==> inputs of run G <==
==> flow/design.v <==
module tpumac
 #(parameter BITS_AB=8,
   parameter BITS_C=16)
  (
   input clk, rst_n, WrEn, en,
   input signed [BITS_AB-1:0] Ain,
   input signed [BITS_AB-1:0] Bin,
   input signed [BITS_C-1:0] Cin,
   output reg signed [BITS_AB-1:0] Aout,
   output reg signed [BITS_AB-1:0] Bout,
   output reg signed [BITS_C-1:0] Cout
  );
  reg signed [BITS_C-1:0] Mult;
  reg [BITS_C-1:0] Adder, CMux;
  assign Mult = Ain * Bin;
  assign Adder = Mult + Cout;
  assign CMux = WrEn ? Cin : Adder;
  always@(posedge clk, negedge rst_n) begin
	if (!rst_n) begin
		Aout <= '0;
		Bout <= '0;
		Cout <= '0;
	end
	else if (en) begin
		Aout <= Ain;
		Bout <= Bin;
		Cout <= CMux;
	end
  end
endmodule
==> flow/run.sh <==
#!/bin/bash
# the make line also repeats each setting of config.mk as NAME=value (left out here)
make -C /OpenROAD-flow-scripts/flow DESIGN_CONFIG=/design/flow/config.mk WORK_HOME=/design/flow/orfs CLKGATE_MAP_FILE= finish
==> flow/config.mk <==
export PLATFORM = sky130hd
export DESIGN_NAME = tpumac
export DESIGN_NICKNAME = tpumac
export VERILOG_FILES = /design/flow/design.v
export SDC_FILE = /design/flow/constraint.sdc
export NUM_CORES = 4
export LEC_CHECK = 0
export CAP_MARGIN = 20
export CORE_MARGIN = 2
export CORE_UTILIZATION = 30
export CTS_CLUSTER_DIAMETER = 297
export SLEW_MARGIN = 20
==> flow/constraint.sdc <==
create_clock -name core_clock -period 3.67 [get_ports {clk}]
set_input_delay 0.7340 -clock core_clock [delete_from_list [all_inputs] [get_ports {clk}]]
set_output_delay 0.7340 -clock core_clock [all_outputs]
set_load 0.01 [all_outputs]
==> run M: changes against run G <==
--- a/flow/config.mk
+++ b/flow/config.mk
@@ -9,4 +9,6 @@
 export CORE_MARGIN = 2
-export CORE_UTILIZATION = 30
+export CORE_UTILIZATION = 57
 export CTS_CLUSTER_DIAMETER = 297
+export CTS_CLUSTER_SIZE = 100
+export SETUP_SLACK_MARGIN = 0.98
 export SLEW_MARGIN = 20
==> run E: changes against run G <==
--- a/flow/config.mk
+++ b/flow/config.mk
@@ -7,2 +7,3 @@
 export LEC_CHECK = 0
+export ABC_AREA = 1
 export CAP_MARGIN = 20
@@ -11,2 +12,4 @@
 export CTS_CLUSTER_DIAMETER = 297
+export GPL_TIMING_DRIVEN = 0
+export SETUP_SLACK_MARGIN = 0.75
 export SLEW_MARGIN = 20
==> run K: changes against run G <==
--- a/flow/config.mk
+++ b/flow/config.mk
@@ -9,4 +9,5 @@
 export CORE_MARGIN = 2
-export CORE_UTILIZATION = 30
-export CTS_CLUSTER_DIAMETER = 297
+export CORE_UTILIZATION = 72
+export PLACE_DENSITY_LB_ADDON = 0.24
+export SETUP_SLACK_MARGIN = -0.4
 export SLEW_MARGIN = 20
==> flow/constraint.sdc (replaced) <==
create_clock -name core_clock -period 4.46 [get_ports {clk}]
set_input_delay 0.8920 -clock core_clock [delete_from_list [all_inputs] [get_ports {clk}]]
set_output_delay 0.8920 -clock core_clock [all_outputs]
set_load 0.01 [all_outputs]
==> qor summary <==
quantity                                                                                   run K            run M            run E            run G
Total of endpoints with negative setup slack in the final report                               -               11               11               11
Comb area                                                                                      -        3357 um^2        3531 um^2        3376 um^2
Reg-to-reg setup timing slack                                                                  -         -0.71 ns         -0.55 ns         -0.67 ns
Synthesized-area fraction occupied by ao, oa, aoi and oai cells                           6.581%           6.581%           5.570%           6.581%
Clock Path Buffers                                                                             -                2                2                2
Post-Route Utilization                                                                         -           82.81%           42.62%           44.54%
Chip width                                                                              80.22 um         89.67 um         126.1 um         122.1 um
Result of the run                                                                 did not finish  failed layout checks  failed layout checks  failed layout checks
Failing step                                                      clock tree synthesis (4_1_cts)                -                -                -
Reasons for failing layout checks                                                              -     setup timing     setup timing     setup timing
Buffers outside the clock class                                                                -              145               93              141
Required time worst endpoint                                                                   -          3.81 ns          3.85 ns          3.81 ns
Met2 WL post-DR                                                                                -          5861 um          5659 um          5338 um
Post-detailed-placement cell area                                                      5318 um^2        5463 um^2        5665 um^2        5562 um^2
Post-CTS setup repair buffer count                                                             -               10               10                6
Count of buffers inserted at the top-level ports                                              67               67               52               67
Number of logic stages on the critical path including buffering                                -               16               18               16
Hold_ws                                                                                        -        0.5097 ns        0.2796 ns        0.5067 ns
Mux share                                                                                 6.222%           6.222%               0%           6.222%
Worst min-delay path category                                                                  -          reg2reg         in2async          reg2reg
Post-synthesis cell count from yosys                                                         406              406              565              406
Total via count after detailed routing                                                         -             3349             3738             3258
Number of global-route vias before repair                                                      -             3703             3997             3594
Initial antenna violation count                                                                -                0                0                0
Inserted tap cell count                                                                        -               99              184              180

========
==> run Z <==
// tpumac: RTL as listed in full above, without the edits since
Settings: LEC_CHECK=0, CAP_MARGIN=20, CORE_MARGIN=2, CORE_UTILIZATION=72, PLACE_DENSITY_LB_ADDON=0.24, SETUP_SLACK_MARGIN=-0.38, SLEW_MARGIN=20; clock period 4.46 ns.
run.sh (not shown) runs the stock make flow with config.mk's settings and CLKGATE_MAP_FILE=.
==> run X: changes against run Z <==
--- a/flow/config.mk
+++ b/flow/config.mk
@@ -8,6 +8,7 @@
 export CAP_MARGIN = 20
 export CORE_MARGIN = 2
 export CORE_UTILIZATION = 72
-export PLACE_DENSITY_LB_ADDON = 0.24
-export SETUP_SLACK_MARGIN = -0.38
+export CTS_CLUSTER_DIAMETER = 27
+export PLACE_DENSITY_LB_ADDON = 0.27
 export SLEW_MARGIN = 20
+export TNS_END_PERCENT = 5
==> flow/constraint.sdc (replaced) <==
create_clock -name core_clock -period 5.2 [get_ports {clk}]
set_input_delay 1.0400 -clock core_clock [delete_from_list [all_inputs] [get_ports {clk}]]
set_output_delay 1.0400 -clock core_clock [all_outputs]
set_load 0.01 [all_outputs]
==> run P: changes against run Z <==
--- a/flow/config.mk
+++ b/flow/config.mk
@@ -7,7 +7,7 @@
 export LEC_CHECK = 0
 export CAP_MARGIN = 20
 export CORE_MARGIN = 2
-export CORE_UTILIZATION = 72
-export PLACE_DENSITY_LB_ADDON = 0.24
-export SETUP_SLACK_MARGIN = -0.38
+export CORE_UTILIZATION = 64
+export CTS_CLUSTER_DIAMETER = 38
+export HOLD_SLACK_MARGIN = -0.08
 export SLEW_MARGIN = 20
==> flow/constraint.sdc (replaced) <==
create_clock -name core_clock -period 5.2 [get_ports {clk}]
set_input_delay 1.0400 -clock core_clock [delete_from_list [all_inputs] [get_ports {clk}]]
set_output_delay 1.0400 -clock core_clock [all_outputs]
set_load 0.01 [all_outputs]
==> notes <==
In synthesized area, run Z and run X do not differ. Die size: run X is lower than run P (about 10%). In synthesized cell count, run Z and run X do not differ. Run P produced a clean layout. Run X never finished: it broke off in 5_1_grt. Run Z stopped in 4_1_cts, error DPL-0038.
==> figures <==
item                                                           run X      run P           run Z
Number of placed instances, taps included                        576        584             585
Setup Fix Bufs, Post-CTS                                           2          3               -
Clock buffer count from CTS                                        5          5               -
CTS root buf                                                clkbuf_8   clkbuf_8               -
Die Wd                                                       80.2 um    84.8 um         80.2 um
Bufs on Longest Clock Path                                         2          2               -
Core Footprint                                             5570 um^2  6350 um^2       5570 um^2
Number of hold-repair buffers added at the cts stage               0          0               -
Chip Height                                                  80.2 um    84.8 um         80.2 um
Area after DPL                                             5230 um^2  5260 um^2       5320 um^2
Site row count                                                    27         29              27
Outcome                                               did not finish  no timing/DRC/antenna violations  did not finish
Stage where the flow stopped                                 5_1_grt          -         4_1_cts
CTS sink cnt                                                      32         32               -
Core utilization at floorplan                                  75.0%      65.9%           75.0%
Routability-driven placement congestion ratio                  0.964      0.879           0.900
Area of the die                                            6440 um^2  7200 um^2       6440 um^2
Number of gates given a new drive strength after cts              70         33               -
Worst setup timing slack at the placement stage            -0.890 ns  -0.677 ns        -1.50 ns
Maximum level of the CTS H-tree                                    2          2               -
Final HPWL from detailed placement                           9630 um    7890 um        11100 um
